// cordic_sin_cos
module cordic_sin_cos(clk,rst,target_angle,x_res,y_res);
 input clk,rst;   
 input signed [19:0] target_angle;    
 output reg signed [19:0] x_res;  
 output reg signed [19:0] y_res;  
 wire signed [19:0] x_res_comb;  
 wire signed [19:0] y_res_comb;  
 reg signed [19:0] x [9:0];   
 reg signed [19:0] y [9:0];   
 wire signed[19:0] arc_tan [8:0];   
 reg  signed[19:0] z[8:0];   
 reg  d[8:0];  
 wire signed [19:0] target_angle_conv;   
 wire [2:0] quadrant_loc;  
 assign arc_tan[0] = {{6{1'b0}},10'b0000101101,4'b0000};    
 assign arc_tan[1] = {{6{1'b0}},10'b0000011010,4'b1001};    
 assign arc_tan[2] = {{6{1'b0}},10'b0000001110,4'b0000};    
 assign arc_tan[3] = {{6{1'b0}},10'b0000000111,4'b0010};    
 assign arc_tan[4] = {{6{1'b0}},10'b0000000011,4'b1001};    
 assign arc_tan[5] = {{6{1'b0}},10'b0000000001,4'b1100};    
 assign arc_tan[6] = {{6{1'b0}},10'b0000000000,4'b1110};    
 assign arc_tan[7] = {{6{1'b0}},10'b0000000000,4'b0111};    
 assign arc_tan[8] = {{6{1'b0}},10'b0000000000,4'b0011};    
 get_conv_target_angle conv_angle(.target_angle(target_angle),.target_angle_conv(target_angle_conv),.quadrant_loc(quadrant_loc));
 output_mapping out_map(.x(x[9][19:0]),.y(y[9][19:0]),.quadrant_loc(quadrant_loc),.x_res(x_res_comb),.y_res(y_res_comb));
 always@(posedge clk)
  begin
    if (rst == 0)
       begin
         x_res [19:0]     <= 20'b0;
         y_res [19:0]     <= 20'b0;  
       end 
    else 
       begin
         x_res [19:0] <= x_res_comb;
         y_res [19:0] <= y_res_comb;
       end
  end
 always@(*)
   begin
      x[0] = 20'b00001001101101110001;  
      y[0] = 20'b00000000000000000000;  
      z[0] = target_angle_conv;  
      d[0] = (z[0][19] == 0) ? 1 : 0;   
   end
 always@(*)
   begin
     x[1] = (d[0] == 1) ? (x[0] - y[0]) : (x[0]+y[0]);
     y[1] = (d[0] == 1) ? (y[0] + x[0]) : (y[0]-x[0]);
     z[1] = (d[0] == 1) ? (z[0] - arc_tan[0]) : (z[0]+arc_tan[0]);
     d[1] = (z[1][19] == 0) ? 1 : 0;
     x[2] = (d[1] == 1) ? (x[1] - (y[1]>>>1)) : (x[1]+(y[1]>>>1));
  ...
Settings: LEC_CHECK=0, CAP_MARGIN=35, CELL_PAD_IN_SITES_GLOBAL_PLACEMENT=0, CORE_MARGIN=2, CORE_UTILIZATION=60, CTS_CLUSTER_DIAMETER=84, PLACE_DENSITY_LB_ADDON=0.0, SETUP_SLACK_MARGIN=0.31, SLEW_MARGIN=30, TNS_END_PERCENT=80; clock period 34.9 ns.
run.sh (not shown) runs the stock make flow with config.mk's settings and CLKGATE_MAP_FILE=.
The baseline finished with timing, DRC and antenna clean.
Change:
- CAP_MARGIN: 35 -> 20
- CELL_PAD_IN_SITES_GLOBAL_PLACEMENT: 0 -> default
- CORE_UTILIZATION: 60 -> 72
- CTS_CLUSTER_DIAMETER: 84 -> default
- SETUP_SLACK_MARGIN: 0.31 -> default
- SLEW_MARGIN: 30 -> 20
- TNS_END_PERCENT: 80 -> default
- clock period: 34.9 -> 27.5 ns (I/O delays scaled with it)
=> The changed run did not get past 4_1_cts; synthesized cell count does not change; die area goes down by 16%; area after synthesis is unchanged.

---

Starting RTL as in the previous note.
==> flow/config.mk <==
export PLATFORM = sky130hd
export DESIGN_NAME = cordic_sin_cos
export DESIGN_NICKNAME = cordic_sin_cos
export VERILOG_FILES = /design/flow/design.v
export SDC_FILE = /design/flow/constraint.sdc
export NUM_CORES = 4
export LEC_CHECK = 0
export CAP_MARGIN = 20
export CORE_ASPECT_RATIO = 1.94
export CORE_MARGIN = 2
export CORE_UTILIZATION = 64
export CTS_CLUSTER_DIAMETER = 147
export CTS_CLUSTER_SIZE = 100
export SLEW_MARGIN = 20
export TNS_END_PERCENT = 10
==> flow/constraint.sdc <==
create_clock -name core_clock -period 35.0 [get_ports {clk}]
set_input_delay 7.0000 -clock core_clock [delete_from_list [all_inputs] [get_ports {clk}]]
set_output_delay 7.0000 -clock core_clock [all_outputs]
set_load 0.01 [all_outputs]
Edit:
Settings changed: CAP_MARGIN 20 to 5, CORE_ASPECT_RATIO 1.94 to default, CORE_UTILIZATION 64 to 32, CTS_CLUSTER_DIAMETER 147 to default, CTS_CLUSTER_SIZE 100 to default, TNS_END_PERCENT 10 to 20.
Via count went down by about 7%.
Non-clock buffer count came out higher by 6.
Sequential share of layout area hardly moves.
Routed wire length falls by about 9%.
Edit:
Settings changed: CAP_MARGIN 5 to 0, CELL_PAD_IN_SITES_GLOBAL_PLACEMENT from default to 3, CORE_MARGIN 2 to 7, CORE_UTILIZATION 32 to 40, TNS_END_PERCENT 20 to default.
Effect: The new run completed with no timing, DRC or antenna violations. Synthesized cell count is unchanged. Global-route usage climbs by 4.3 points. Cell count drops by a few percent.
